## design/flow/config.mk

```make
export PLATFORM = sky130hd
export DESIGN_NAME = pt100_temp
export DESIGN_NICKNAME = pt100_temp
export VERILOG_FILES = /design/flow/design.v
export SDC_FILE = /design/flow/constraint.sdc
export NUM_CORES = 4
export LEC_CHECK = 0
export ABC_AREA = 1
export CAP_MARGIN = 20
export CORE_MARGIN = 2
export CORE_UTILIZATION = 65
export CTS_CLUSTER_DIAMETER = 210
export CTS_CLUSTER_SIZE = 71
export MAX_ROUTING_LAYER = met4
export PLACE_DENSITY = 0.6
export SLEW_MARGIN = 20
```

## design/flow/constraint.sdc

```tcl
create_clock -name core_clock -period 13.7 [get_ports {clk}]
set_input_delay 2.7400 -clock core_clock [delete_from_list [all_inputs] [get_ports {clk}]]
set_output_delay 2.7400 -clock core_clock [all_outputs]
set_load 0.01 [all_outputs]
```

## design/flow/design.v

```verilog
`timescale 1ns / 1ps
module qtwosComp(
    input [N-2:0] a,
    output [2*N-1:0] b
    );
	reg [2*N-1:0] data;
	reg [2*N-1:0] flip;
	reg [2*N-1:0] out;
	parameter Q = 15;
	parameter N = 32;
	assign b = out;
	always @*
	begin
		data <= a;		 
	end
	always @*
	begin
		flip <= ~a;
	end
	always @*
	begin
		out <= flip + 1;
	end
endmodule
`timescale 1ns / 1ps
module qmult(
    input [N-1:0] a,
    input [N-1:0] b,
    output [N-1:0] c
    );
	wire [2*N-1:0] a_ext;
	wire [2*N-1:0] b_ext;
	wire [2*N-1:0] r_ext;
	reg [2*N-1:0] a_mult;
	reg [2*N-1:0] b_mult;
	reg [2*N-1:0] result;
	reg [N-1:0] retVal;
	parameter Q = 8;
	parameter N = 20;
	qtwosComp #(Q,N) comp_a (a[N-2:0], a_ext);
	qtwosComp #(Q,N) comp_b (b[N-2:0], b_ext);
	qtwosComp #(Q,N) comp_r (result[N-2+Q:Q], r_ext);
	assign c = retVal;
	always @*
	begin
		if(a[N-1] == 1)
			a_mult <= a_ext;
		else
			a_mult <= a;
		if(b[N-1] == 1)
			b_mult <= b_ext;
		else
			b_mult <= b;		
	end 
	always @*
	begin
		result <= a_mult * b_mult;
	end
	always @*
	begin		
		if((a[N-1] == 1 && b[N-1] == 0) || (a[N-1] == 0 && b[N-1] == 1)) begin
			retVal[N-1] <= 1;
			retVal[N-2:0] <= r_ext[N-2:0];
		end
		else begin
			retVal[N-1] <= 0;
			retVal[N-2:0] <= result[N-2+Q:Q];
		end
	end
endmodule
`timescale 1ns / 1ps
module qadd(
    input [N-1:0] a,
    input [N-1:0] b,
    output reg [N-1:0] c
    );
	parameter Q = 15;
	parameter N = 28;
reg [N-1:0] res;
always @* begin
    if ( res[N-2:0] == 0 )
        c = 0;
    else
        c = res;
end
always @*
begin
	if(a[N-1] == 1 && b[N-1] == 1) begin
		res[N-1] = 1;
		res[N-2:0] = a[N-2:0] + b[N-2:0];
	end
	else if(a[N-1] == 0 && b[N-1] == 0) begin
		res[N-1] = 0;
		res[N-2:0] = a[N-2:0] + b[N-2:0];
	end
	else if(a[N-1] == 0 && b[N-1] == 1) begin
		if(a[N-2:0] > b[N-2:0]) begin
			res[N-1] = 0;
			res[N-2:0] = a[N-2:0] - b[N-2:0];
		end
		else begin
			res[N-1] = 1;
		    res[N-2:0] = b[N-2:0] - a[N-2:0];
        end
	end
	else begin
        if(a[N-2:0] > b[N-2:0]) begin
            res[N-1] = 1;
            res[N-2:0] = a[N-2:0] - b[N-2:0];
        end
        else begin
            res[N-1] = 0;
            res[N-2:0] = b[N-2:0] - a[N-2:0];
        end
    end
end
endmodule
`timescale 1ns / 1ps
module negar(
    in,
    neg_in
    );
input logic [N-1:0] in;
output logic [N-1:0] neg_in;
parameter Q = 15;
parameter N = 28;    
logic [N-1:0] aux;
always_comb begin
    if ( in[N-1] == 1) begin
        neg_in[N-1] = 0; 
        neg_in[N-2:0] = in[N-2:0];
    end
    else begin
        neg_in[N-1] = 1;
        neg_in[N-2:0] = in[N-2:0];
    end
end
endmodule
`timescale 1ns / 1ps
module qdiv(
	input [N-1:0] dividend,
	input [N-1:0] divisor,
	input rst,
	input start,
	input clk,
	output reg [N-1:0] quotient_out,
	output complete
	);
	parameter Q = 8;
	parameter N = 20;
	reg [N-1:0] quotient;
	reg [N-1:0] dividend_copy;
	reg [2*(N-1)-1:0] divider_copy;
	reg [5:0] bitn; 
	reg done;
	always @* begin
	   if (dividend[N-2:0] == 0 )
	       quotient_out = 0;
       else
           quotient_out = quotient;
	end
	assign complete = done;
	always @( posedge clk ) 
	begin
		if( rst )
			done <= 1'b1;
		else if( done && start ) begin
			done <= 1'b0;
			bitn <= N+Q-2;
			quotient <= 0;
			dividend_copy <= {1'b0,dividend[N-2:0]};
			divider_copy[2*(N-1)-1] <= 0;
			divider_copy[2*(N-1)-2:N-2] <= divisor[N-2:0];
			divider_copy[N-3:0] <= 0;
			if((dividend[N-1] == 1 && divisor[N-1] == 0) || (dividend[N-1] == 0 && divisor[N-1] == 1))
				quotient[N-1] <= 1;
			else
				quotient[N-1] <= 0;
		end 
		else if(!done) begin
			if(dividend_copy >= divider_copy) begin
				dividend_copy <= dividend_copy - divider_copy;
				quotient[bitn] <= 1'b1;
			end
			divider_copy <= divider_copy >> 1;
			if(bitn == 0)
				done <= 1'b1;
			bitn <= bitn - 1;	
		end
	end
endmodule
`timescale 1ns / 1ps
module bits2temp1(
    clk,
    rst,
    start,
    yk,
    done,
    yT
    );
input wire clk;
input wire rst;
input wire start;
input wire [11:0] yk;
output reg done;
output reg [N-1:0] yT;
parameter Q = 15;
parameter N = 28;
localparam V = 163840;   
localparam inv_res_V = 40662109;  
localparam gain = 9863168;  
localparam c = 32932;  
localparam b = 6619300;   
localparam betha = 8511169;  
localparam dos = 65536;  
localparam S_IDLE = 3'd0;
localparam S_D1S  = 3'd1;
localparam S_D1W  = 3'd2;
localparam S_D2S  = 3'd3;
localparam S_D2W  = 3'd4;
localparam S_D3S  = 3'd5;
localparam S_D3W  = 3'd6;
reg [2:0] state;
reg [N-1:0] bits;
reg [N-1:0] Vg;
reg [N-1:0] gain_Vg;
wire st1 = (state == S_D1S);
wire st2 = (state == S_D2S);
wire st3 = (state == S_D3S);
wire done1, done2, done3;
wire [N-1:0] q_Vg;
qdiv #(Q,N) div_Vg (bits, inv_res_V, rst, st1, clk, q_Vg, done1);
wire [N-1:0] q_gain_Vg;
qdiv #(Q,N) div1 (gain, Vg, rst, st2, clk, q_gain_Vg, done2);
wire [N-1:0] V_gain_Vg;
qmult #(Q,N) mult1 (V, gain_Vg, V_gain_Vg);
wire [N-1:0] neg_V_gain_Vg;
negar #(Q,N) neg2 (V_gain_Vg,neg_V_gain_Vg);
wire [N-1:0] den;
qadd #(Q,N) sum1 ( neg_V_gain_Vg, c, den);
wire [N-1:0] num;
negar #(Q,N) neg1 (b,num);
wire [N-1:0]  aux1;
qdiv #(Q,N) div2 (num, den, rst, st3, clk, aux1, done3);
wire [N-1:0] t_o;
qmult #(Q,N) mult2 (betha, aux1, t_o);
always @(posedge clk) begin
    done <= 1'b0;
    if (rst) begin
        state <= S_IDLE;
    end
    else begin
        case (state)
        S_IDLE: if (start) begin
                    bits <= {1'b0, (yk == 0) ? 12'd1 : yk, {Q{1'b0}}};
                    state <= S_D1S;
                end
        S_D1S:  state <= S_D1W;
        S_D1W:  if (done1) begin
                    Vg <= q_Vg;
                    state <= S_D2S;
                end
        S_D2S:  state <= S_D2W;
        S_D2W:  if (done2) begin
                    gain_Vg <= q_gain_Vg;
                    state <= S_D3S;
                end
        S_D3S:  state <= S_D3W;
        S_D3W:  if (done3) begin
                    yT <= t_o;
                    done <= 1'b1;
                    state <= S_IDLE;
                end
        default: state <= S_IDLE;
        endcase
    end
end
endmodule
`timescale 1ns / 1ps
module lowpass_filter(
    clk,
    rst,
    start,
    yT,
    yT_filt
    );
input logic clk;
input logic rst;
input logic start;
input logic [N-1:0] yT;
output logic [N-1:0] yT_filt;
parameter Q = 15; 
parameter N = 28;
localparam offset = 0;
localparam neg_a1 = 64567; 
localparam a2 = 31813;
localparam a3 = 0; 
localparam a4 = 0;
localparam a5 = 0; 
localparam b0 = 4;
localparam b1 = 7;
localparam b2 = 4;
localparam b3 = 0;
localparam b4 = 0;
localparam b5 = 0;
logic [N-1:0] a1; 
negar #(Q,N) neg0 (neg_a1,a1);
logic [N-1:0] y0; 
logic [N-1:0] y1; 
logic [N-1:0] y2; 
logic [N-1:0] y3;
logic [N-1:0] y4; 
logic [N-1:0] y5;
logic [N-1:0] u1;  
logic [N-1:0] u2;  
logic [N-1:0] u3;  
logic [N-1:0] u4;  
logic [N-1:0] u5; 
always_ff @(posedge clk) begin
    if (rst) begin
        y5 <= 0;
        y4 <= 0;
        y3 <= 0;
        y2 <= 0;
        y1 <= 0;
        y0 <= 0;
        u5 <= 0;
        u4 <= 0;
        u3 <= 0;
        u2 <= 0;
        u1 <= 0;
    end
    else if (start) begin
        y5 <= y4;
        y4 <= y3;
        y3 <= y2;
        y2 <= y1; 
        y1 <= y0;
        y0 <= yT;
        u5 <= u4; 
        u4 <= u3; 
        u3 <= u2;
        u2 <= u1;
        u1 <=  u0 + offset;
    end
end
logic [N-1:0] yb0; 
qmult #(Q,N) multb0 (b0, y0, yb0);
logic [N-1:0] yb1; 
qmult #(Q,N) multb1 (b1, y1, yb1);
logic [N-1:0] yb2; 
qmult #(Q,N) multb2 (b2, y2, yb2);
logic [N-1:0] yb3; 
qmult #(Q,N) multb3 (b3, y3, yb3);
logic [N-1:0] yb4; 
qmult #(Q,N) multb4 (b4, y4, yb4);
logic [N-1:0] yb5; 
qmult #(Q,N) multb5 (b5, y5, yb5);
logic [N-1:0] auxb0;  
qadd #(Q,N) sumb0 (yb0, yb1, auxb0);
logic [N-1:0] auxb1;  
qadd #(Q,N) sumb1 (yb2, yb3, auxb1);
logic [N-1:0] auxb2;  
qadd #(Q,N) sumb2 (yb4, yb5, auxb2);
logic [N-1:0] auxb3;  
qadd #(Q,N) sumb3 (auxb0, auxb1, auxb3);
logic [N-1:0] yb;  
qadd #(Q,N) sumb (auxb2, auxb3, yb);
logic [N-1:0] ua1; 
qmult #(Q,N) multa1 (a1, u1, ua1);
logic [N-1:0] ua2; 
qmult #(Q,N) multa2 (a2, u2, ua2);
logic [N-1:0] ua3; 
qmult #(Q,N) multa3 (a3, u3, ua3);
logic [N-1:0] ua4; 
qmult #(Q,N) multa4 (a4, u4, ua4);
logic [N-1:0] ua5; 
qmult #(Q,N) multa5 (a5, u5, ua5);
logic [N-1:0] auxa1;  
qadd #(Q,N) suma1 (ua1, ua2, auxa1);
logic [N-1:0] auxa2;  
qadd #(Q,N) suma2 (ua3, ua4, auxa2);
logic [N-1:0] auxa3;  
qadd #(Q,N) suma3 (auxa1, auxa2, auxa3);
logic [N-1:0] ua;  
qadd #(Q,N) suma (auxa3, ua5, ua);
logic [N-1:0] ya; 
negar #(Q,N) nega (ua,ya);
logic [N-1:0] u0;  
qadd #(Q,N) sum_ab (yb, ya, u0);
always_ff @(posedge clk) begin
    yT_filt <= u0; 
end
endmodule
`timescale 1ns / 1ps
module pt100_temp (
    input  wire        clk,
    input  wire        rst,
    input  wire        in_valid,
    output wire        in_ready,
    input  wire [11:0] yk,
    output wire        out_valid,
    output wire [27:0] temp,
    output wire [27:0] temp_filt,
    output wire        alarm
    );
parameter Q = 15;
parameter N = 28;
localparam HT = 2457600;  
localparam T_IDLE = 2'd0;
localparam T_CONV = 2'd1;
localparam T_FILT = 2'd2;
localparam T_OUT  = 2'd3;
reg [1:0] tstate;
reg alarm_r;
wire conv_done;
wire [N-1:0] yT;
assign in_ready  = (tstate == T_IDLE);
assign out_valid = (tstate == T_OUT);
assign temp      = yT;
assign alarm     = alarm_r;
wire accept = in_valid && in_ready;
bits2temp1 #(Q,N) conv (
    .clk(clk), .rst(rst), .start(accept), .yk(yk), .done(conv_done), .yT(yT));
lowpass_filter #(Q,N) filt (
    .clk(clk), .rst(rst), .start(conv_done), .yT(yT), .yT_filt(temp_filt));
always @(posedge clk) begin
    if (conv_done)
        alarm_r <= (yT > HT);
end
always @(posedge clk) begin
    if (rst)
        tstate <= T_IDLE;
    else begin
        case (tstate)
        T_IDLE: if (accept) tstate <= T_CONV;
        T_CONV: if (conv_done) tstate <= T_FILT;
        T_FILT: tstate <= T_OUT;
        T_OUT:  tstate <= T_IDLE;
        endcase
    end
end
endmodule
```

## design/flow/run.sh

```bash
#!/bin/bash
# the make line also repeats each setting of config.mk as NAME=value (left out here)
make -C /OpenROAD-flow-scripts/flow DESIGN_CONFIG=/design/flow/config.mk WORK_HOME=/design/flow/orfs CLKGATE_MAP_FILE= finish
```

==> Table 3: Implementation characteristics, run 1 <==
Table: implementation figures

Parameter                              Value

Yosys
  Yosys adder share .................. 29.4%
  Post-synthesis cell count .................. 11900
  MUX area fraction .................. 0.115%
  Dominant register cell .................. edfxtp_1
  Fraction of the yosys area taken by sequential cells .................. 19.5%
  Area fraction in xor and xnor cells .................. 6.07%
  Average cell area after synthesis .................. 7.33 sq um
  Area fraction in compound gates .................. 10.9%
  Synth async-reset ratio .................. 0%
  Post-synthesis chip area from yosys .................. 0.0872 sq mm
  Synth logic family .................. adder cells
  Post-synthesis sequential element count .................. 628
  Warnings, synthesis .................. 25
  Share of the synthesized area in the top cell type .................. 15.6%
  Commonest cells post-synth .................. nand2_1, inv_1, ha_1, nor2_1, a21oi_1
  Area share of and/or/nand/nor cells after synthesis .................. 22.4%
  Largest area contributor in the synthesized netlist .................. ha_1
  Biggest area cells .................. ha_1, edfxtp_1, fa_1
  Number of synthesized flops with an enable pin .................. 441
  Number of library cell types mapped by synthesis .................. 70
  Count of instantiated cells in the yosys netlist .................. 11900
  Post-synthesis instance area .................. 0.0872 sq mm
  Cell with the most instances after synthesis .................. nand2_1

Clocking
  TritonCTS buffer count .................. 12
  Cts-stage hold buffer count .................. 0
  CTS HTree Levels .................. 1
  Number of buffers between clock root and the deepest sink .................. 3
  Clock tree root buffer cell .................. clkbuf_16
  Clock sinks .................. 628

Floorplanning
  Die Height .................. 370 um
  Core Box Area .................. 0.133 sq mm
  Num rows .................. 134
  Overall die area .................. 0.137 sq mm
  Effective utilization at floorplan .................. 65.4%
  Count of pins on the block boundary .................. 74
  Width of the die .................. 370 um

Placed design
  Global placer's final weighted congestion .................. 1.12
  Placed cell areas .................. 0.103 sq mm
  Total placed cells including tap cells .................. 15300
  Detailed Place HPWL .................. 251000 um
  Count of buffers inserted at the top-level ports .................. 73

Run status
  Run status .................. did not finish
  Stage reached .................. global routing (5_1_grt)
==> timing repair <==
item / CTS
pin swaps: 222
gates cloned: 8
setup endpoints to repair: 54
resized: 365
setup buffers: 150
==> through the flow <==
step	power, mW	setup TNS (ns)	worst slack, ns
after global placement	3.12	-52.56	-1.44
after floorplan	2.63	-0.0425	-0.0425
after detailed placement	3.14	-93.15	-2.16
after CTS	3.95	-39.02	-1.10
==> run 2: changes to the inputs <==
- ABC_AREA: 1 -> default
- CORE_UTILIZATION: 65 -> 66
- CTS_CLUSTER_DIAMETER: 210 -> default
- CTS_CLUSTER_SIZE: 71 -> default
- MAX_ROUTING_LAYER: met4 -> default
- PLACE_DENSITY: 0.6 -> default
- clock period: 13.7 -> 18.6 ns (I/O delays scaled with it)
==> run 2 against run 1 <==
  * Now clean on timing, DRC and antenna
  * Synthesized area down 4.3%
  * Die size down 5.7%
  * Synthesized cell count decreased by 19%
==> Table 3: Implementation characteristics, run 2 <==
Physical design parameters

Parameter                              Value

Yosys
  Yosys adder share .................. 30.8% (+1.3 points)
  Post-synthesis sequential element count .................. 628 (unchanged)
  Cell with the most instances after synthesis .................. inv_1
  Post-synthesis cell count .................. 9671 (-19%)
  Post-synthesis instance area .................. 0.0835 sq mm (-4.3%)
  Count of instantiated cells in the yosys netlist .................. 9671 (-19%)
  Share of the synthesized area in the top cell type .................. 16.3% (+0.71 points)
  Largest area contributor in the synthesized netlist .................. ha_1
  Number of synthesized flops with an enable pin .................. 441 (unchanged)
  Dominant register cell .................. edfxtp_1
  Area fraction in xor and xnor cells .................. 6.72% (+0.64 points)
  Post-synthesis chip area from yosys .................. 0.0835 sq mm (-4.3%)
  Area share of and/or/nand/nor cells after synthesis .................. 15.8% (-6.5 points)
  Area fraction in compound gates .................. 15.1% (+4.2 points)
  Biggest area cells .................. ha_1, edfxtp_1, fa_1
  MUX area fraction .................. 3.07% (+3.0 points)
  Fraction of the yosys area taken by sequential cells .................. 20.4% (+0.88 points)
  Average cell area after synthesis .................. 8.63 sq um (+18%)
  Number of library cell types mapped by synthesis .................. 114 (+63%)
  Warnings, synthesis .................. 25 (unchanged)
  Synth async-reset ratio .................. 0% (unchanged)
  Commonest cells post-synth .................. inv_1, ha_1, nor2_1, a21oi_1, fa_1
  Synth logic family .................. adder cells

Worst setup path
  Critical Path Slowest Stage Cell .................. fa_1
  Crit Reg-Reg Endpoint .................. filt.u1[27]$_SDFFE_PP0P_
  Largest driver fanout on the critical path .................. 10
  R2r startpoint .................. filt.u2[3]$_SDFFE_PP0P_
  Buffers & Inverters on Critical Path .................. 10
  Biggest cell delay along the critical path .................. 0.56 ns
  Critical path required time .................. 19.22 ns
  Register-to-Register Setup Slack .................. 0.63 ns
  Top Family by Delay on Critical Path .................. simple AND/OR/NAND/NOR gates
  Cell depth of the worst flop-to-flop path .................. 79
  End of the critical path .................. filt.u1[27]$_SDFFE_PP0P_
  Crit. End Element .................. register
  Data arrival time of the critical path .................. 18.59 ns
  Critical Path Source Type .................. register
  Critical path depth .................. 79
  Crit path kind .................. reg -> reg
  Launch point of the critical path .................. filt.u2[3]$_SDFFE_PP0P_

Power and ir drop
  Proportion of power drawn by flip-flops and latches .................. 45.4%
  Sw Pwr .................. 0.854 mW
  Overall power after layout .................. 3.35 mW
  Power drawn by the sequential cells .................. 1.52 mW
  Sw Share .................. 25.5%
  Clk. pwr .................. 1.53 mW
  Combinational share of power .................. 8.8%
  Group drawing the most power .................. the clock network
  Clock network power share .................. 45.8%
  Design internal power .................. 2.49 mW
  Lkg Pwr .................. 43.5 nW
  Power per unit of standard cell area .................. 36.8 mW/mm^2
  Worst IR drop on VDD .................. 0.0927 mV
  Power in combinational cells .................. 0.294 mW

Placed design
  Detailed Place HPWL .................. 187000 um (-25%)
  Total placed cells including tap cells .................. 11400 (-26%)
  Placed cell areas .................. 0.0874 sq mm (-15%)
  Global placer's final weighted congestion .................. 1.00 (-11%)
  Count of buffers inserted at the top-level ports .................. 73 (unchanged)

Route
  DRC violation count after routing .................. 0
  Detailed-route wire length .................. 233000 um
  Detailed router's first-iteration violation count .................. 6542
  Routed len/inst .................. 20.2 um
  Vias .................. 70800
  Count of nets left with antenna violations after detail routing .................. 0
  Routed via count divided by cell count .................. 6.13
  First-pass iteration count of the detailed router .................. 6

Floorplanning
  Overall die area .................. 0.129 sq mm (-5.7%)
  Num rows .................. 130 (-3.0%)
  Width of the die .................. 360 um (-2.9%)
  Die Height .................. 360 um (-2.9%)
  Core Box Area .................. 0.126 sq mm (-5.8%)
  Effective utilization at floorplan .................. 66.5% (+1.0 points)
  Count of pins on the block boundary .................. 74 (unchanged)

Min path
  Depth of the worst hold-timing path .................. 0
  Sink of the worst hold path .................. conv.gain_Vg[19]$_DFFE_PP_
  Critical hold path startpoint .................. conv.div1.quotient[19]$_SDFFCE_PP0P_
  Class of the tightest hold or removal check .................. reg -> reg

Global routing
  Maximum number of pins on one net before global-route repair .................. 110
  Via count of the first global-routing pass .................. 69200
  Global-route usage over all layers .................. 35.4%
  Wire length of the first global-routing pass .................. 371000 um
  Number of antenna violations at the first check in global routing .................. 4
  Grt total ovfl .................. 0

Clocking
  Clock Pin Slew Worst Setup and Hold Paths .................. 0.06 ns
  TritonCTS buffer count .................. 72 (+60)
  Clock insertion delay at the later pin of the skew report .................. 0.74 ns
  Clock sinks .................. 628 (unchanged)
  Number of buffers between clock root and the deepest sink .................. 3 (unchanged)
  Clock tree root buffer cell .................. clkbuf_16
  CTS HTree Levels .................. 3 (+2)
  CTS tree .................. yes

Final layout
  Net count of the finished layout .................. 11500
  Final std cells w/o fill .................. 11600
  Cell area after layout .................. 0.0910 sq mm
  Core occupancy in the finished layout .................. 72.5%
  Area grow syn2layout .................. 9.06%

Run status
  Run status .................. timing/DRC/antenna clean

STA
  Final setup TNS .................. 0 ns
  Share of the clock period used by the worst path .................. 96.6%
  Final slew viol count .................. 0
  Final setup fails .................. 0
  Number of hold violations in the final report .................. 0
  Slew of the pin with the lowest slew margin .................. 1.03 ns
  Max-slew headroom at the worst pin .................. 31.1%
  Final worst clock skew .................. 0.0845 ns
  Time the final worst path needs with I/O delays and setup .................. 17.97 ns
  Fmax .................. 55.7 MHz

Flow run
  Max Cap Viol .................. 0
  Number of logged tool warnings .................. 276
## run 2: area by class of cell
class,instances,area (sq um)
multi-input combinational,7294,60700
fill,9690,34500
sequential,628,17000
inverter,1427,5360
timing repair buffer,415,3360
tap,1650,2060
clock buffer,92,1950
clock inverter,42,614
antenna,2,5.00
## run 2: repair_timing
item	in CTS	in global routing
setup endpoints to repair	2	54
hold buffers	0	0
pin swaps	1	54
gates cloned	0	2
buffers inserted	1	43
gates resized	4	157
endpoints found under the hold margin	0	0
## run 2: routing by layer
| layer | GRT usage, % | wire (um) |
|---|---|---|
| met1 | 46.6 | 95700 |
| met2 | 59.7 | 112000 |
| met3 | 4.22 | 15800 |
| met4 | 13.9 | 9850 |
| met5 | 0 | 26 |
## run 2: per-stage QoR
step / setup slack (ns) / hold slack [ns]
2_1_floorplan: 0.0174 / 0.414
3_3_place_gp: 0.243 / 0.420
3_5_place_dp: -0.0855 / 0.432
4_1_cts: 0.00889 / 0.449
5_1_grt: -0.191 / 0.466
6_report: 0.631 / 0.450
==> run 3: changes to the inputs <==
- CELL_PAD_IN_SITES_GLOBAL_PLACEMENT: default -> 3
- CORE_UTILIZATION: 66 -> 40
- CTS_CLUSTER_SIZE: default -> 29
- GPL_ROUTABILITY_DRIVEN: default -> 1
- HOLD_SLACK_MARGIN: default -> 0.06
- PLACE_DENSITY: default -> 0.6
- SLEW_MARGIN: 20 -> 15
- TNS_END_PERCENT: default -> 65
- clock period: 18.6 -> 24.0 ns (I/O delays scaled with it)
==> run 3 against run 2 <==
  * Highest routed layer is now met4
  * Clock power down 19%
  * Routed wire length is 7.9% higher
  * Utilization shrank 29 points
  * Non-clock buffer count shrank 239
  * Count of clock-buffer cells in the layout up 7
  * Worst setup slack better by 1.3 ns
  * Final cell count up 7.9%
  * Combinational power is 29% lower
  * Clock skew is 0.0024 ns lower
  * Power shrank 21%
==> Table 3: Implementation characteristics, run 3 <==
Physical design parameters

Parameter                              Value

Clocking
  Clock sinks .................. 628 (unchanged)
  TritonCTS buffer count .................. 77 (+6.9%)
  Number of resized instances in the post-cts repair step .................. 0 (-4)
  Clock Pin Slew Worst Setup and Hold Paths .................. 0.06 ns (about the same)
  Clock insertion delay at the later pin of the skew report .................. 0.72 ns (-0.02 ns)
  Number of buffers between clock root and the deepest sink .................. 3 (unchanged)
  CTS HTree Levels .................. 3 (unchanged)
  Clock tree root buffer cell .................. clkbuf_16
  Setup Buffers After CTS .................. 0 (-1)
  CTS tree .................. yes
  Cts-stage hold buffer count .................. 0 (unchanged)

STA
  Share of the clock period used by the worst path .................. 92.2% (-4.5 points)
  Final slew viol count .................. 0 (unchanged)
  Slew of the pin with the lowest slew margin .................. 1.20 ns (+0.171 ns)
  Fmax .................. 45.2 MHz (-19%)
  Final worst clock skew .................. 0.0821 ns (-0.00241 ns)
  Time the final worst path needs with I/O delays and setup .................. 22.12 ns (+4.15 ns)
  Final setup TNS .................. 0 ns (unchanged)
  Max-slew headroom at the worst pin .................. 20.2% (-11 points)
  Setup repair after global routing missed its margin .................. no
  Final setup fails .................. 0 (unchanged)
  Number of hold violations in the final report .................. 0 (unchanged)

Final layout
  Combined area of the multi-input logic cells .................. 0.0600 sq mm (-1.2%)
  Register area .................. 0.0170 sq mm (about the same)
  Net count of the finished layout .................. 11300 (-2.0%)
  Number of fillers in the final layout .................. 20900 (+120%)
  Area grow syn2layout .................. 7.89%

Yosys
  Commonest cells post-synth .................. inv_1, ha_1, nor2_1, a21oi_1, fa_1
  Post-synthesis cell count .................. 9671 (unchanged)
  Count of instantiated cells in the yosys netlist .................. 9671 (unchanged)
  Post-synthesis chip area from yosys .................. 0.0835 sq mm (unchanged)
  Synth logic family .................. adder cells
  Dominant register cell .................. edfxtp_1
  Area share of and/or/nand/nor cells after synthesis .................. 15.8% (unchanged)
  Number of synthesized flops with an enable pin .................. 441 (unchanged)
  Post-synthesis sequential element count .................. 628 (unchanged)
  Yosys adder share .................. 30.8% (unchanged)
  Number of library cell types mapped by synthesis .................. 114 (unchanged)
  Largest area contributor in the synthesized netlist .................. ha_1
  Area fraction in xor and xnor cells .................. 6.72% (unchanged)
  Biggest area cells .................. ha_1, edfxtp_1, fa_1
  Warnings, synthesis .................. 25 (unchanged)
  Area fraction in compound gates .................. 15.1% (unchanged)
  Average cell area after synthesis .................. 8.63 sq um (unchanged)
  Cell with the most instances after synthesis .................. inv_1
  Post-synthesis instance area .................. 0.0835 sq mm (unchanged)
  MUX area fraction .................. 3.07% (unchanged)
  Share of the synthesized area in the top cell type .................. 16.3% (unchanged)
  Fraction of the yosys area taken by sequential cells .................. 20.4% (unchanged)
  Synth async-reset ratio .................. 0% (unchanged)

Route
  Detailed-route wire length .................. 252000 um (+7.9%)
  Count of nets left with antenna violations after detail routing .................. 0 (unchanged)
  DRC violation count after routing .................. 0 (unchanged)
  Detailed router's first-iteration violation count .................. 4342 (-34%)
  First-pass iteration count of the detailed router .................. 6 (unchanged)
  Routed len/inst .................. 20.2 um (about the same)
  Routed via count divided by cell count .................. 5.34 (-13%)
  Vias .................. 66500 (-6.1%)

Worst setup path
  End of the critical path .................. filt.u1[27]$_SDFFE_PP0P_
  Critical Path Source Type .................. register
  R2r startpoint .................. filt.u2[2]$_SDFFE_PP0P_
  Launch point of the critical path .................. filt.u2[2]$_SDFFE_PP0P_
  Crit. End Element .................. register
  Top Family by Delay on Critical Path .................. AND-OR/OR-AND gates
  Largest driver fanout on the critical path .................. 29 (+19)
  Critical path required time .................. 24.61 ns (+5.39 ns)
  Critical path depth .................. 71 (-10%)
  Biggest cell delay along the critical path .................. 0.87 ns (+0.31 ns)
  Register-to-Register Setup Slack .................. 1.88 ns (+1.25 ns)
  Cell repeated most along the worst path .................. o21ai_0
  Buffers & Inverters on Critical Path .................. 4 (-6)
  Critical Path Slowest Stage Cell .................. a2111oi_0
  Crit Reg-Reg Endpoint .................. filt.u1[27]$_SDFFE_PP0P_
  Crit path kind .................. reg -> reg
  Data arrival time of the critical path .................. 22.73 ns (+4.14 ns)
  Cell depth of the worst flop-to-flop path .................. 71 (-10%)

Floorplanning
  Effective utilization at floorplan .................. 40.3% (-26 points)
  Overall die area .................. 0.212 sq mm (+64%)
  Core Box Area .................. 0.207 sq mm (+65%)
  Num rows .................. 167 (+28%)
  Count of pins on the block boundary .................. 74 (unchanged)
  Die Height .................. 461 um (+28%)
  Width of the die .................. 461 um (+28%)

Global routing
  Global-route usage over all layers .................. 23.7% (-12 points)
  Wire length of the first global-routing pass .................. 396000 um (+6.7%)
  Number of antenna violations at the first check in global routing .................. 8 (+4)
  Via count of the first global-routing pass .................. 67100 (-3.1%)
  Maximum number of pins on one net before global-route repair .................. 83 (-25%)
  Grt total ovfl .................. 0 (unchanged)

Run status
  Run status .................. timing/DRC/antenna clean

Power and ir drop
  Lkg Pwr .................. 42.2 nW (-2.9%)
  Sw Share .................. 24.8% (-0.74 points)
  Combinational share of power .................. 8.0% (-0.8 points)
  Power per unit of standard cell area .................. 29.2 mW/mm^2 (-21%)
  Clock network power share .................. 47.2% (+1.4 points)
  Sw Pwr .................. 0.651 mW (-24%)
  Group drawing the most power .................. the clock network
  Power in combinational cells .................. 0.209 mW (-29%)
  Clk. pwr .................. 1.24 mW (-19%)
  Worst IR drop on VDD .................. 0.0607 mV (-34%)
  Proportion of power drawn by flip-flops and latches .................. 44.9% (-0.5 points)
  Power drawn by the sequential cells .................. 1.18 mW (-22%)
  Overall power after layout .................. 2.63 mW (-21%)
  Design internal power .................. 1.98 mW (-21%)

Min path
  Sink of the worst hold path .................. conv.gain_Vg[24]$_DFFE_PP_
  Class of the tightest hold or removal check .................. reg -> reg
  Depth of the worst hold-timing path .................. 0 (unchanged)
  Critical hold path startpoint .................. conv.div1.quotient[24]$_SDFFCE_PP0P_

Placed design
  Global placer's final weighted congestion .................. 0.882 (-12%)
  Detailed Place HPWL .................. 207000 um (+11%)
  Count of buffers inserted at the top-level ports .................. 73 (unchanged)

Flow run
  Max Cap Viol .................. 0 (unchanged)
  Number of logged tool warnings .................. 273 (-1.1%)
[run 3: per-layer routing]
layer / track usage [%] / wire (um) / vias up
met2: 40.0 / 119000 / 1070
met4: 3.96 / 3630 / 0
li1: - / - / 32900
met3: 1.99 / 8380 / 164
met5: 0 / 0 / -
met1: 33.3 / 121000 / 32400
[run 3: area by class of cell]
class                   instances  area share, %
inverters                    1427           5.95
well taps                    2788           3.87
multi-input cells            7294           66.6
flip-flops and latches        628           18.9
diodes                          2        0.00556
clock buffers                  99           2.33
repair buffers                176           1.69
clock inverters                43          0.689
[run 3: stage by stage]
step	worst slack, ns	instances	hold slack (ns)	cell area (sq um)	utilization [%]
2_1_floorplan	5.32	9705	0.414	83600	-
6_report	1.88	12500	0.410	90000	43.4
3_3_place_gp	2.57	12300	0.431	87300	42.1
5_1_grt	0.0592	12500	0.433	90000	43.4
4_1_cts	2.20	12500	0.401	90000	43.4
3_5_place_dp	2.26	12300	0.425	87300	42.1
==> run 4: changes to the inputs <==
- ABC_AREA: default -> 1
- CELL_PAD_IN_SITES_GLOBAL_PLACEMENT: 3 -> default
- CORE_UTILIZATION: 40 -> 66
- CTS_CLUSTER_SIZE: 29 -> default
- GPL_ROUTABILITY_DRIVEN: 1 -> default
- HOLD_SLACK_MARGIN: 0.06 -> default
- PLACE_DENSITY: 0.6 -> default
- SETUP_SLACK_MARGIN: default -> -1.08
- SLEW_MARGIN: 15 -> 20
- TNS_END_PERCENT: 65 -> default
- clock period: 24.0 -> 15.2 ns (I/O delays scaled with it)
==> run 4 against run 3 <==
  * The layout now fails its checks (negative setup slack)
  * Worst setup slack lost 2.6 ns
  * Clock skew shrank 0.015 ns
  * Fmax grew 39%
  * First-iteration DRC count grew 130%
  * Critical path type unchanged
  * Critical endpoint unchanged
==> Table 3: Implementation characteristics, run 4 <==
Physical design parameters

Parameter                              Value

Run status
  Run status .................. complete, but fails checks
  Violated layout checks .................... negative setup slack

Worst setup path
  Critical path required time .................. 15.75 ns (-8.86 ns)
  Critical path depth .................. 98 (+38%)
  Critical Path Source Type .................. register
  Largest driver fanout on the critical path .................. 9 (-69%)
  Biggest cell delay along the critical path .................. 0.59 ns (-0.28 ns)
  Crit path kind .................. reg -> reg
  Top Family by Delay on Critical Path .................. simple AND/OR/NAND/NOR gates
  Data arrival time of the critical path .................. 16.42 ns (-6.31 ns)
  End of the critical path .................. filt.u1[27]$_SDFFE_PP0P_
  Cell depth of the worst flop-to-flop path .................. 98 (+38%)
  Buffers & Inverters on Critical Path .................. 19 (+15)
  Crit. End Element .................. register
  Critical Path Slowest Stage Cell .................. fa_2
  Cell repeated most along the worst path .................. nand2_1
  Launch point of the critical path .................. filt.u1[0]$_SDFFE_PP0P_
  R2r startpoint .................. filt.u1[0]$_SDFFE_PP0P_
  Crit Reg-Reg Endpoint .................. filt.u1[27]$_SDFFE_PP0P_
  Register-to-Register Setup Slack .................. -0.67 ns (-2.55 ns)

Clocking
  Number of buffers between clock root and the deepest sink .................. 3 (unchanged)
  CTS HTree Levels .................. 3 (unchanged)
  CTS tree .................. yes
  Clock Pin Slew Worst Setup and Hold Paths .................. 0.06 ns (about the same)
  Clock insertion delay at the later pin of the skew report .................. 0.71 ns (about the same)
  Clock tree root buffer cell .................. clkbuf_16
  Clock sinks .................. 628 (unchanged)
  TritonCTS buffer count .................. 67 (-13%)

Route
  Routed len/inst .................. 20.1 um (-0.56%)
  First-pass iteration count of the detailed router .................. 10 (+4)
  Detailed router's first-iteration violation count .................. 10200 (+130%)
  Count of nets left with antenna violations after detail routing .................. 0 (unchanged)
  Vias .................. 86800 (+30%)
  Detailed-route wire length .................. 294000 um (+17%)
  Routed via count divided by cell count .................. 5.93 (+11%)
  DRC violation count after routing .................. 0 (unchanged)

Global routing
  Number of antenna violations at the first check in global routing .................. 5 (-3)
  Via count of the first global-routing pass .................. 86800 (+29%)
  Maximum number of pins on one net before global-route repair .................. 84 (+1.2%)
  Wire length of the first global-routing pass .................. 458000 um (+16%)
  Global-route usage over all layers .................. 42.4% (+19 points)
  Grt total ovfl .................. 0 (unchanged)

Yosys
  Average cell area after synthesis .................. 7.33 sq um (-15%)
  Post-synthesis sequential element count .................. 628 (unchanged)
  Synth async-reset ratio .................. 0% (unchanged)
  Post-synthesis cell count .................. 11900 (+23%)
  Number of synthesized flops with an enable pin .................. 441 (unchanged)
  Number of library cell types mapped by synthesis .................. 70 (-39%)
  Cell with the most instances after synthesis .................. nand2_1
  Synth logic family .................. adder cells
  Fraction of the yosys area taken by sequential cells .................. 19.5% (-0.88 points)
  MUX area fraction .................. 0.115% (-3.0 points)
  Largest area contributor in the synthesized netlist .................. ha_1
  Post-synthesis instance area .................. 0.0872 sq mm (+4.5%)
  Area fraction in xor and xnor cells .................. 6.07% (-0.64 points)
  Biggest area cells .................. ha_1, edfxtp_1, fa_1
  Post-synthesis chip area from yosys .................. 0.0872 sq mm (+4.5%)
  Commonest cells post-synth .................. nand2_1, inv_1, ha_1, nor2_1, a21oi_1
  Area fraction in compound gates .................. 10.9% (-4.2 points)
  Yosys adder share .................. 29.4% (-1.3 points)
  Dominant register cell .................. edfxtp_1
  Count of instantiated cells in the yosys netlist .................. 11900 (+23%)
  Warnings, synthesis .................. 25 (unchanged)
  Area share of and/or/nand/nor cells after synthesis .................. 22.4% (+6.5 points)
  Share of the synthesized area in the top cell type .................. 15.6% (-0.71 points)

Placed design
  Global placer's final weighted congestion .................. 1.09 (+23%)
  Placed cell areas .................. 0.0967 sq mm (+11%)
  Total placed cells including tap cells .................. 14500 (+18%)
  Post-Place Setup Slack .................. -1.02 ns (-3.28 ns)
  Detailed Place HPWL .................. 235000 um (+13%)
  Count of buffers inserted at the top-level ports .................. 73 (unchanged)

Final layout
  Final std cells w/o fill .................. 14600 (+17%)
  Cell area after layout .................. 0.0995 sq mm (+11%)
  Net count of the finished layout .................. 14500 (+29%)
  Area grow syn2layout .................. 14.1%

STA
  Slew of the pin with the lowest slew margin .................. 1.04 ns (-0.154 ns)
  Final worst-path setup slack .................. -0.667 ns (-2.55 ns)
  Time the final worst path needs with I/O delays and setup .................. 15.87 ns (-6.25 ns)
  Fmax .................. 63.0 MHz (+39%)
  Setup repair after global routing missed its margin .................. yes
  Share of the clock period used by the worst path .................. 104% (+12 points)
  Final setup TNS .................. -13.29 ns (-13.29 ns)
  Max-slew headroom at the worst pin .................. 30.4% (+10 points)
  Number of hold violations in the final report .................. 0 (unchanged)
  Final slew viol count .................. 0 (unchanged)
  Final worst clock skew .................. 0.0671 ns (-0.0150 ns)
  Final setup fails .................. 52 (+52)

Power and ir drop
  Sw Share .................. 29.5% (+4.7 points)
  Power per unit of standard cell area .................. 44.4 mW/mm^2 (+52%)
  Worst IR drop on VDD .................. 0.114 mV (+88%)
  Design internal power .................. 3.12 mW (+58%)
  Overall power after layout .................. 4.42 mW (+68%)
  Lkg Pwr .................. 53.7 nW (+27%)
  Clock network power share .................. 37.4% (-9.8 points)
  Proportion of power drawn by flip-flops and latches .................. 43.0% (-1.9 points)
  Sw Pwr .................. 1.30 mW (+100%)
  Power in combinational cells .................. 0.868 mW (+320%)
  Combinational share of power .................. 19.6% (+12 points)
  Power drawn by the sequential cells .................. 1.90 mW (+61%)
  Clk. pwr .................. 1.65 mW (+33%)
  Group drawing the most power .................. sequential cells

Floorplanning
  Width of the die .................. 368 um (-20%)
  Count of pins on the block boundary .................. 74 (unchanged)
  Core Box Area .................. 0.131 sq mm (-37%)
  Effective utilization at floorplan .................. 66.4% (+26 points)
  Die Height .................. 368 um (-20%)
  Overall die area .................. 0.135 sq mm (-36%)
  Num rows .................. 133 (-20%)

Min path
  Critical hold path startpoint .................. tstate[1]$_DFF_P_
  Depth of the worst hold-timing path .................. 2 (+2)
  Sink of the worst hold path .................. tstate[3]$_DFF_P_
  Class of the tightest hold or removal check .................. reg -> reg

Flow run
  Number of logged tool warnings .................. 274 (+0.37%)
  Max Cap Viol .................. 0 (unchanged)
## run 4: final cells by class
class / count / area [sq um]
tap: 1755 / 2200
timing repair buffer: 1069 / 8280
clock inverter: 25 / 268
inverter: 2414 / 9070
clock buffer: 92 / 1840
multi-input combinational: 8648 / 60900
fill: 9366 / 31800
antenna: 1 / 2.50
sequential: 628 / 17000
## run 4: timing repair
item	4_1_cts	5_1_grt
setup endpoints to repair	2	54
gates resized	1	144
setup buffers	0	14
gates cloned	0	1
pin swaps	0	37
hold buffers	0	0
## run 4: per-stage QoR
step,util [%],hold WS (ns)
final,75.8,0.433
after global routing,75.8,0.447
after CTS,75.3,0.432
after detailed placement,73.6,0.406
after global placement,73.6,0.398
after floorplan,-,0.388
## run 4: layer usage
layer | GRT usage (%) | share of wire (%) | routed length [um]
met2 | 70.2 | 46 | 135000
met4 | 19.5 | 5.8 | 17100
met1 | 53.8 | 38 | 112000
met5 | 0 | 0.0048 | 14
met3 | 7.49 | 10 | 30400
==> run 5: changes to the inputs <==
- CORE_UTILIZATION: 66 -> 72
- CTS_CLUSTER_DIAMETER: default -> 373
- CTS_CLUSTER_SIZE: default -> 98
- PLACE_DENSITY: default -> 0.38
- SETUP_SLACK_MARGIN: -1.08 -> -1.27
- TNS_END_PERCENT: default -> 5
- clock period: 15.2 -> 12.9 ns (I/O delays scaled with it)
==> run 5 against run 4 <==
  * The flow now stops in global routing (5_1_grt)
  * Synthesized cell count is the same
  * Synthesized area is the same
  * Die size shrank 8.2%
==> Table 3: Implementation characteristics, run 5 <==
Table: implementation figures

Parameter                              Value

Clocking
  Clock tree root buffer cell .................. clkbuf_16
  CTS HTree Levels .................. 1 (-2)
  Number of buffers between clock root and the deepest sink .................. 3 (unchanged)
  Cts-stage hold buffer count .................. 0 (unchanged)
  TritonCTS buffer count .................. 10 (-85%)
  Clock sinks .................. 628 (unchanged)

Run status
  First Err .................. [ERROR GRT-0232] Routing congestion too high. Check the congestion heatmap in the GUI.
  Stage reached .................. global routing (5_1_grt)
  Run status .................. did not finish

Yosys
  Number of library cell types mapped by synthesis .................. 70 (unchanged)
  MUX area fraction .................. 0.115% (unchanged)
  Area fraction in xor and xnor cells .................. 6.07% (unchanged)
  Commonest cells post-synth .................. nand2_1, inv_1, ha_1, nor2_1, a21oi_1
  Average cell area after synthesis .................. 7.33 sq um (unchanged)
  Post-synthesis cell count .................. 11900 (unchanged)
  Area fraction in compound gates .................. 10.9% (unchanged)
  Yosys adder share .................. 29.4% (unchanged)
  Share of the synthesized area in the top cell type .................. 15.6% (unchanged)
  Post-synthesis chip area from yosys .................. 0.0872 sq mm (unchanged)
  Warnings, synthesis .................. 25 (unchanged)
  Cell with the most instances after synthesis .................. nand2_1
  Post-synthesis instance area .................. 0.0872 sq mm (unchanged)
  Count of instantiated cells in the yosys netlist .................. 11900 (unchanged)
  Synth async-reset ratio .................. 0% (unchanged)
  Synth logic family .................. adder cells
  Number of synthesized flops with an enable pin .................. 441 (unchanged)
  Fraction of the yosys area taken by sequential cells .................. 19.5% (unchanged)
  Largest area contributor in the synthesized netlist .................. ha_1
  Dominant register cell .................. edfxtp_1
  Post-synthesis sequential element count .................. 628 (unchanged)
  Area share of and/or/nand/nor cells after synthesis .................. 22.4% (unchanged)
  Biggest area cells .................. ha_1, edfxtp_1, fa_1

Global routing
  Grt total ovfl .................. 89
  Global-route usage over all layers .................. 73.9%

Floorplanning
  Effective utilization at floorplan .................. 72.6% (+6.2 points)
  Num rows .................. 127 (-4.5%)
  Core Box Area .................. 0.120 sq mm (-8.5%)
  Width of the die .................. 352 um (-4.2%)
  Die Height .................. 352 um (-4.2%)
  Overall die area .................. 0.124 sq mm (-8.2%)
  Count of pins on the block boundary .................. 74 (unchanged)

Placed design
  Count of buffers inserted at the top-level ports .................. 73 (unchanged)
  Post-Place Setup Slack .................. -3.26 ns (-2.24 ns)
  Detailed Place HPWL .................. 264000 um (+13%)
  Global placer's final weighted congestion .................. 1.16 (+6.5%)
  Total placed cells including tap cells .................. 15400 (+6.3%)
run 5: what timing repair did:
item                                    in CTS
resized                                    213
hold endpoints to repair                     0
setup buffers                               55
endpoints found under the setup margin      54
pin swaps                                  106
run 5: through the flow:
step / util, % / cell area [sq um] / power [mW] / hold WS [ns] / setup TNS [ns]
CTS: 88.4 / 106000 / 4.04 / 0.482 / -98.77
floorplan: - / 87500 / 2.78 / 0.388 / -44.98
global placement: 87.1 / 105000 / 3.30 / 0.401 / -110.62
detailed placement: 87.1 / 105000 / 3.34 / 0.435 / -155.70
run 5: routing by layer:
metal / global-route usage (%) / overflow
met1: 73.3 / 3
met2: 91.1 / 36
met3: 58.4 / 1
met4: 70.6 / 48
met5: 43.5 / 1
==> run 6: changes to the inputs <==
- ABC_AREA: 1 -> default
- CAP_MARGIN: 20 -> 25
- CELL_PAD_IN_SITES_GLOBAL_PLACEMENT: default -> 3
- CORE_UTILIZATION: 72 -> 55
- CTS_CLUSTER_DIAMETER: 373 -> default
- CTS_CLUSTER_SIZE: 98 -> default
- MAX_ROUTING_LAYER: default -> met5
- PLACE_DENSITY: 0.38 -> 0.94
- SETUP_SLACK_MARGIN: -1.27 -> default
- TNS_END_PERCENT: 5 -> default
- clock period: 12.9 -> 17.8 ns (I/O delays scaled with it)
==> run 6 against run 5 <==
  * Die size grew 25%
  * Synthesized cell count down 19%
  * Synthesized area fell by 4.3%
  * The run fails in global placement without I/O (3_1_place_gp_skip_io)
==> Table 3: Implementation characteristics, run 6 <==
Table: implementation figures

Parameter                              Value

Yosys
  Post-synthesis sequential element count .................. 628 (unchanged)
  Largest area contributor in the synthesized netlist .................. ha_1
  MUX area fraction .................. 3.07% (+3.0 points)
  Area share of and/or/nand/nor cells after synthesis .................. 15.8% (-6.5 points)
  Yosys adder share .................. 30.8% (+1.3 points)
  Commonest cells post-synth .................. inv_1, ha_1, nor2_1, a21oi_1, fa_1
  Number of library cell types mapped by synthesis .................. 114 (+63%)
  Synth logic family .................. adder cells
  Post-synthesis chip area from yosys .................. 0.0835 sq mm (-4.3%)
  Biggest area cells .................. ha_1, edfxtp_1, fa_1
  Area fraction in xor and xnor cells .................. 6.72% (+0.64 points)
  Cell with the most instances after synthesis .................. inv_1
  Synth async-reset ratio .................. 0% (unchanged)
  Number of synthesized flops with an enable pin .................. 441 (unchanged)
  Average cell area after synthesis .................. 8.63 sq um (+18%)
  Dominant register cell .................. edfxtp_1
  Fraction of the yosys area taken by sequential cells .................. 20.4% (+0.88 points)
  Count of instantiated cells in the yosys netlist .................. 9671 (-19%)
  Share of the synthesized area in the top cell type .................. 16.3% (+0.71 points)
  Warnings, synthesis .................. 25 (unchanged)
  Post-synthesis instance area .................. 0.0835 sq mm (-4.3%)
  Area fraction in compound gates .................. 15.1% (+4.2 points)
  Post-synthesis cell count .................. 9671 (-19%)

Floorplanning
  Effective utilization at floorplan .................. 55.5% (-17 points)
  Core Box Area .................. 0.150 sq mm (+25%)
  Die Height .................. 394 um (+12%)
  Width of the die .................. 394 um (+12%)
  Num rows .................. 142 (+12%)
  Overall die area .................. 0.155 sq mm (+25%)

Run status
  Run status .................. did not finish
  First Err .................. [ERROR GPL-0301] Utilization 114.342 % exceeds 100%.
  Stage reached .................. global placement without I/O (3_1_place_gp_skip_io)
==> run 7: changes to the inputs <==
- ABC_AREA: default -> 1
- CAP_MARGIN: 25 -> 20
- CELL_PAD_IN_SITES_GLOBAL_PLACEMENT: 3 -> default
- CORE_UTILIZATION: 55 -> 69
- CTS_CLUSTER_DIAMETER: default -> 384
- CTS_CLUSTER_SIZE: default -> 98
- MAX_ROUTING_LAYER: met5 -> default
- PLACE_DENSITY: 0.94 -> 0.6
- TNS_END_PERCENT: default -> 20
- clock period: 17.8 -> 13.1 ns (I/O delays scaled with it)
==> run 7 against run 6 <==
  * The run fails in global routing (5_1_grt)
  * Die size fell by 17%
  * Synthesized cell count is 23% higher
  * Synthesized area rose by 4.5%
==> Table 3: Implementation characteristics, run 7 <==
Table: implementation figures

Parameter                              Value

Run status
  Run status .................. did not finish
  Stage reached .................. global routing (5_1_grt)
  First Err .................. [ERROR GRT-0232] Routing congestion too high. Check the congestion heatmap in the GUI.

Yosys
  Fraction of the yosys area taken by sequential cells .................. 19.5% (-0.88 points)
  Yosys adder share .................. 29.4% (-1.3 points)
  Warnings, synthesis .................. 25 (unchanged)
  Number of library cell types mapped by synthesis .................. 70 (-39%)
  MUX area fraction .................. 0.115% (-3.0 points)
  Number of synthesized flops with an enable pin .................. 441 (unchanged)
  Synth logic family .................. adder cells
  Area fraction in compound gates .................. 10.9% (-4.2 points)
  Area share of and/or/nand/nor cells after synthesis .................. 22.4% (+6.5 points)
  Biggest area cells .................. ha_1, edfxtp_1, fa_1
  Share of the synthesized area in the top cell type .................. 15.6% (-0.71 points)
  Post-synthesis cell count .................. 11900 (+23%)
  Synth async-reset ratio .................. 0% (unchanged)
  Count of instantiated cells in the yosys netlist .................. 11900 (+23%)
  Post-synthesis instance area .................. 0.0872 sq mm (+4.5%)
  Post-synthesis sequential element count .................. 628 (unchanged)
  Average cell area after synthesis .................. 7.33 sq um (-15%)
  Dominant register cell .................. edfxtp_1
  Largest area contributor in the synthesized netlist .................. ha_1
  Area fraction in xor and xnor cells .................. 6.07% (-0.64 points)
  Post-synthesis chip area from yosys .................. 0.0872 sq mm (+4.5%)
  Cell with the most instances after synthesis .................. nand2_1
  Commonest cells post-synth .................. nand2_1, inv_1, ha_1, nor2_1, a21oi_1

Global routing
  Global-route usage over all layers .................. 61.3%
  Grt total ovfl .................. 54

Placed design
  Placed cell areas .................. 0.105 sq mm
  Detailed Place HPWL .................. 264000 um
  Post-Place Setup Slack .................. -2.76 ns
  Count of buffers inserted at the top-level ports .................. 73
  Global placer's final weighted congestion .................. 1.13
  Total placed cells including tap cells .................. 15400

Floorplanning
  Core Box Area .................. 0.126 sq mm (-16%)
  Count of pins on the block boundary .................. 74
  Die Height .................. 360 um (-8.6%)
  Width of the die .................. 360 um (-8.6%)
  Overall die area .................. 0.129 sq mm (-17%)
  Num rows .................. 130 (-8.5%)
  Effective utilization at floorplan .................. 69.5% (+14 points)

Clocking
  Cts-stage hold buffer count .................. 0
  CTS HTree Levels .................. 1
  Clock tree root buffer cell .................. clkbuf_16
  Clock sinks .................. 628
  Number of buffers between clock root and the deepest sink .................. 3
  TritonCTS buffer count .................. 10
## run 7: timing repair
| action | in CTS |
|---|---|
| buffers inserted | 87 |
| endpoints found under the setup margin | 54 |
| cloned | 5 |
| gates resized | 284 |
| pin swaps | 147 |
## run 7: per-layer routing
layer / GRT overflow / GRT usage (%)
met2: 24 / 85.0
met5: 0 / 21.0
met3: 2 / 36.4
met1: 2 / 65.5
met4: 26 / 49.3
## run 7: per-stage QoR
step                      total power, mW  hold slack [ns]  setup TNS, ns
after CTS                            4.09            0.445         -65.31
after detailed placement             3.28            0.426        -120.04
after global placement               3.24            0.405         -62.47
after floorplan                      2.75            0.388          -1.64
==> run 8: changes to the inputs <==
- CORE_UTILIZATION: 69 -> 72
- CTS_CLUSTER_DIAMETER: 384 -> 373
- PLACE_DENSITY: 0.6 -> 0.38
- SETUP_SLACK_MARGIN: default -> 3.66
- TNS_END_PERCENT: 20 -> 10
- clock period: 13.1 -> 12.5 ns (I/O delays scaled with it)
==> run 8 against run 7 <==
  * The run again fails in global routing (5_1_grt)
  * Synthesized area unchanged
  * Synthesized cell count unchanged
  * Die size down 4.1%
==> Table 3: Implementation characteristics, run 8 <==
Table: implementation figures

Parameter                              Value

Run status
  Run status .................. did not finish
  Stage reached .................. global routing (5_1_grt)
  First Err .................. [ERROR GRT-0116] Global routing finished with congestion. Check the congestion regions in the DRC Viewer.

Floorplanning
  Width of the die .................. 352 um (-2.1%)
  Core Box Area .................. 0.120 sq mm (-4.3%)
  Num rows .................. 127 (-2.3%)
  Overall die area .................. 0.124 sq mm (-4.1%)
  Die Height .................. 352 um (-2.1%)
  Effective utilization at floorplan .................. 72.6% (+3.1 points)
  Count of pins on the block boundary .................. 74 (unchanged)

Yosys
  Area share of and/or/nand/nor cells after synthesis .................. 22.4% (unchanged)
  Synth async-reset ratio .................. 0% (unchanged)
  Cell with the most instances after synthesis .................. nand2_1
  Dominant register cell .................. edfxtp_1
  Average cell area after synthesis .................. 7.33 sq um (unchanged)
  Post-synthesis chip area from yosys .................. 0.0872 sq mm (unchanged)
  Post-synthesis cell count .................. 11900 (unchanged)
  Synth logic family .................. adder cells
  MUX area fraction .................. 0.115% (unchanged)
  Post-synthesis instance area .................. 0.0872 sq mm (unchanged)
  Warnings, synthesis .................. 25 (unchanged)
  Largest area contributor in the synthesized netlist .................. ha_1
  Commonest cells post-synth .................. nand2_1, inv_1, ha_1, nor2_1, a21oi_1
  Post-synthesis sequential element count .................. 628 (unchanged)
  Area fraction in compound gates .................. 10.9% (unchanged)
  Number of library cell types mapped by synthesis .................. 70 (unchanged)
  Area fraction in xor and xnor cells .................. 6.07% (unchanged)
  Fraction of the yosys area taken by sequential cells .................. 19.5% (unchanged)
  Yosys adder share .................. 29.4% (unchanged)
  Biggest area cells .................. ha_1, edfxtp_1, fa_1
  Number of synthesized flops with an enable pin .................. 441 (unchanged)
  Count of instantiated cells in the yosys netlist .................. 11900 (unchanged)
  Share of the synthesized area in the top cell type .................. 15.6% (unchanged)

Clocking
  Number of buffers between clock root and the deepest sink .................. 3 (unchanged)
  Clock tree root buffer cell .................. clkbuf_16
  Cts-stage hold buffer count .................. 0 (unchanged)
  TritonCTS buffer count .................. 10 (unchanged)
  CTS HTree Levels .................. 1 (unchanged)
  Clock sinks .................. 628 (unchanged)

Placed design
  Global placer's final weighted congestion .................. 1.15 (+1.7%)
  Count of buffers inserted at the top-level ports .................. 73 (unchanged)
  Post-Place Setup Slack .................. -3.53 ns (-0.771 ns)
  Detailed Place HPWL .................. 279000 um (+5.5%)
  Total placed cells including tap cells .................. 15500 (+0.63%)

Global routing
  Global-route usage over all layers .................. 94.3%
  Grt total ovfl .................. 6195
[run 8: through the flow]
step | utilization (%) | setup TNS, ns | instance area, sq um
floorplan | - | -31.27 | 88100
global placement | 88.2 | -95.56 | 106000
detailed placement | 88.2 | -159.67 | 106000
CTS | 90.3 | -116.39 | 108000
[run 8: timing repair]
item | 4_1_cts
endpoints found under the setup margin | 74
gates resized | 306
gates cloned | 4
buffers inserted | 105
pin swaps | 127
[run 8: metal layers]
layer / GRT overflow / global-route usage, %
met1: 1603 / 93.4
met3: 1084 / 88.0
met2: 2273 / 104
met4: 1087 / 91.1
met5: 148 / 75.8
==> run 9: changes to the inputs <==
- ABC_AREA: 1 -> default
- CORE_UTILIZATION: 72 -> 56
- CTS_CLUSTER_DIAMETER: 373 -> 222
- CTS_CLUSTER_SIZE: 98 -> default
- GPL_ROUTABILITY_DRIVEN: default -> 1
- MIN_ROUTING_LAYER: default -> met1
- PLACE_DENSITY: 0.38 -> default
- SETUP_SLACK_MARGIN: 3.66 -> 0.26
- SLEW_MARGIN: 20 -> 35
- TNS_END_PERCENT: 10 -> default
- clock period: 12.5 -> 14.7 ns (I/O delays scaled with it)
==> run 9 against run 8 <==
  * Synthesized cell count down 19%
  * The layout now fails its checks (negative setup slack)
  * Die size up 23%
  * Synthesized area down 4.3%
==> Table 3: Implementation characteristics, run 9 <==
Physical design parameters

Parameter                              Value

Yosys
  Synth logic family .................. adder cells
  Largest area contributor in the synthesized netlist .................. ha_1
  Yosys adder share .................. 30.8% (+1.3 points)
  Post-synthesis instance area .................. 0.0835 sq mm (-4.3%)
  Post-synthesis cell count .................. 9671 (-19%)
  Biggest area cells .................. ha_1, edfxtp_1, fa_1
  Commonest cells post-synth .................. inv_1, ha_1, nor2_1, a21oi_1, fa_1
  Cell with the most instances after synthesis .................. inv_1
  Average cell area after synthesis .................. 8.63 sq um (+18%)
  Warnings, synthesis .................. 25 (unchanged)
  Area fraction in compound gates .................. 15.1% (+4.2 points)
  Post-synthesis chip area from yosys .................. 0.0835 sq mm (-4.3%)
  Area share of and/or/nand/nor cells after synthesis .................. 15.8% (-6.5 points)
  Dominant register cell .................. edfxtp_1
  Post-synthesis sequential element count .................. 628 (unchanged)
  Share of the synthesized area in the top cell type .................. 16.3% (+0.71 points)
  Count of instantiated cells in the yosys netlist .................. 9671 (-19%)
  MUX area fraction .................. 3.07% (+3.0 points)
  Number of synthesized flops with an enable pin .................. 441 (unchanged)
  Area fraction in xor and xnor cells .................. 6.72% (+0.64 points)
  Number of library cell types mapped by synthesis .................. 114 (+63%)
  Synth async-reset ratio .................. 0% (unchanged)
  Fraction of the yosys area taken by sequential cells .................. 20.4% (+0.88 points)

Power and ir drop
  Worst IR drop on VDD .................. 0.112 mV
  Group drawing the most power .................. the clock network
  Combinational share of power .................. 11.8%
  Power per unit of standard cell area .................. 41.9 mW/mm^2
  Clock network power share .................. 44.7%
  Proportion of power drawn by flip-flops and latches .................. 43.5%
  Sw Share .................. 25.6%
  Lkg Pwr .................. 52.3 nW
  Design internal power .................. 3.29 mW
  Sw Pwr .................. 1.13 mW
  Clk. pwr .................. 1.98 mW
  Power drawn by the sequential cells .................. 1.92 mW
  Power in combinational cells .................. 0.520 mW

Worst setup path
  Cell repeated most along the worst path .................. o21ai_2
  Biggest cell delay along the critical path .................. 0.58 ns
  Critical Path Slowest Stage Cell .................. fa_1
  Top Family by Delay on Critical Path .................. simple AND/OR/NAND/NOR gates
  Cell depth of the worst flop-to-flop path .................. 84
  Crit Reg-Reg Endpoint .................. filt.u1[27]$_SDFFE_PP0P_
  Critical Path Source Type .................. register
  Launch point of the critical path .................. filt.u1[0]$_SDFFE_PP0P_
  Critical path required time .................. 15.26 ns
  Crit. End Element .................. register
  Buffers & Inverters on Critical Path .................. 12
  Register-to-Register Setup Slack .................. -2.97 ns
  Critical path depth .................. 84
  End of the critical path .................. filt.u1[27]$_SDFFE_PP0P_
  Data arrival time of the critical path .................. 18.23 ns
  Crit path kind .................. reg -> reg
  R2r startpoint .................. filt.u1[0]$_SDFFE_PP0P_
  Largest driver fanout on the critical path .................. 6

STA
  Share of the clock period used by the worst path .................. 120%
  Time the final worst path needs with I/O delays and setup .................. 17.67 ns
  Final worst-path setup slack .................. -2.97 ns
  Setup repair after global routing missed its margin .................. yes
  Max-slew headroom at the worst pin .................. 32.3%
  Slew of the pin with the lowest slew margin .................. 1.01 ns
  Fmax .................. 56.6 MHz
  Number of hold violations in the final report .................. 0
  Final slew viol count .................. 0
  Final setup fails .................. 54
  Final worst clock skew .................. 0.0720 ns

Final layout
  Cell area after layout .................. 0.105 sq mm
  Area grow syn2layout .................. 26.3%
  Combined area of the multi-input logic cells .................. 0.0616 sq mm
  Register area .................. 0.0170 sq mm
  Number of fillers in the final layout .................. 11700
  Net count of the finished layout .................. 13200

Min path
  Critical hold path startpoint .................. tstate[1]$_DFF_P_
  Depth of the worst hold-timing path .................. 1
  Sink of the worst hold path .................. tstate[3]$_DFF_P_
  Class of the tightest hold or removal check .................. reg -> reg

Placed design
  Detailed Place HPWL .................. 218000 um (-22%)
  Post-Place Setup Slack .................. -3.24 ns (+0.291 ns)
  Placed cell areas .................. 0.101 sq mm (-5.1%)
  Count of buffers inserted at the top-level ports .................. 73 (unchanged)
  Global placer's final weighted congestion .................. 1.00 (-13%)

Clocking
  Clock tree root buffer cell .................. clkbuf_16
  TritonCTS buffer count .................. 74 (+64)
  Cts-stage hold buffer count .................. 0 (unchanged)
  Number of buffers between clock root and the deepest sink .................. 3 (unchanged)
  CTS tree .................. yes
  Clock insertion delay at the later pin of the skew report .................. 0.71 ns
  Clock Pin Slew Worst Setup and Hold Paths .................. 0.06 ns
  CTS HTree Levels .................. 3 (+2)
  Clock sinks .................. 628 (unchanged)

Flow run
  Number of logged tool warnings .................. 276
  Max Cap Viol .................. 0

Route
  Count of nets left with antenna violations after detail routing .................. 0
  DRC violation count after routing .................. 0
  First-pass iteration count of the detailed router .................. 7
  Detailed-route wire length .................. 264000 um
  Total inserted antenna cells .................. 0
  Routed via count divided by cell count .................. 5.68
  Vias .................. 76700
  Detailed router's first-iteration violation count .................. 5897
  Routed len/inst .................. 19.5 um

Floorplanning
  Die Height .................. 390 um (+11%)
  Count of pins on the block boundary .................. 74 (unchanged)
  Overall die area .................. 0.152 sq mm (+23%)
  Num rows .................. 141 (+11%)
  Width of the die .................. 390 um (+11%)
  Effective utilization at floorplan .................. 56.5% (-16 points)
  Core Box Area .................. 0.148 sq mm (+23%)

Global routing
  Global-route usage over all layers .................. 34.4%
  Via count of the first global-routing pass .................. 76700
  Busiest grt layer .................. met2
  Met1 track utilization from global routing .................. 47.5%
  Global routing met2 resource utilization .................. 56.6%
  Wire length of the first global-routing pass .................. 418000 um
  GRT met3 Usage .................. 4.22%
  Maximum number of pins on one net before global-route repair .................. 86
  Grt total ovfl .................. 0
  Number of antenna violations at the first check in global routing .................. 1

Run status
  Run status .................. complete, but fails checks
  Violated layout checks .................... negative setup slack
## run 9: final cells by class
class | instances | area share, %
inverter | 1427 | 5.09
tap | 1930 | 2.29
sequential | 628 | 16.1
timing repair buffer | 2091 | 15.6
multi-input combinational | 7294 | 58.4
clock inverter | 41 | 0.582
clock buffer | 95 | 1.89
## run 9: repair_timing
item,4_1_cts,5_1_grt
buffers inserted,39,43
cloned,2,2
pin swaps,58,86
endpoints found under the setup margin,54,54
gates resized,105,219
## run 9: metrics by stage
stage	hold slack (ns)	TNS [ns]	utilization, %	std cells	power [mW]
after global placement	0.424	-129.19	68.0	13300	2.39
after global routing	0.456	-158.15	71.3	13500	4.55
after CTS	0.428	-112.20	70.4	13500	4.38
after detailed placement	0.423	-145.69	68.0	13300	2.40
after floorplan	0.414	-57.63	-	9705	2.19
final	0.429	-130.59	71.3	13500	4.42
## run 9: metal layers
layer  up-vias  wire [um]
met2      2310     123000
met5         -         13
met4         2       9070
li1      36700          -
met3       407      16500
met1     37300     116000
Power figures rest on the tool's default switching activity, not on a simulated workload.
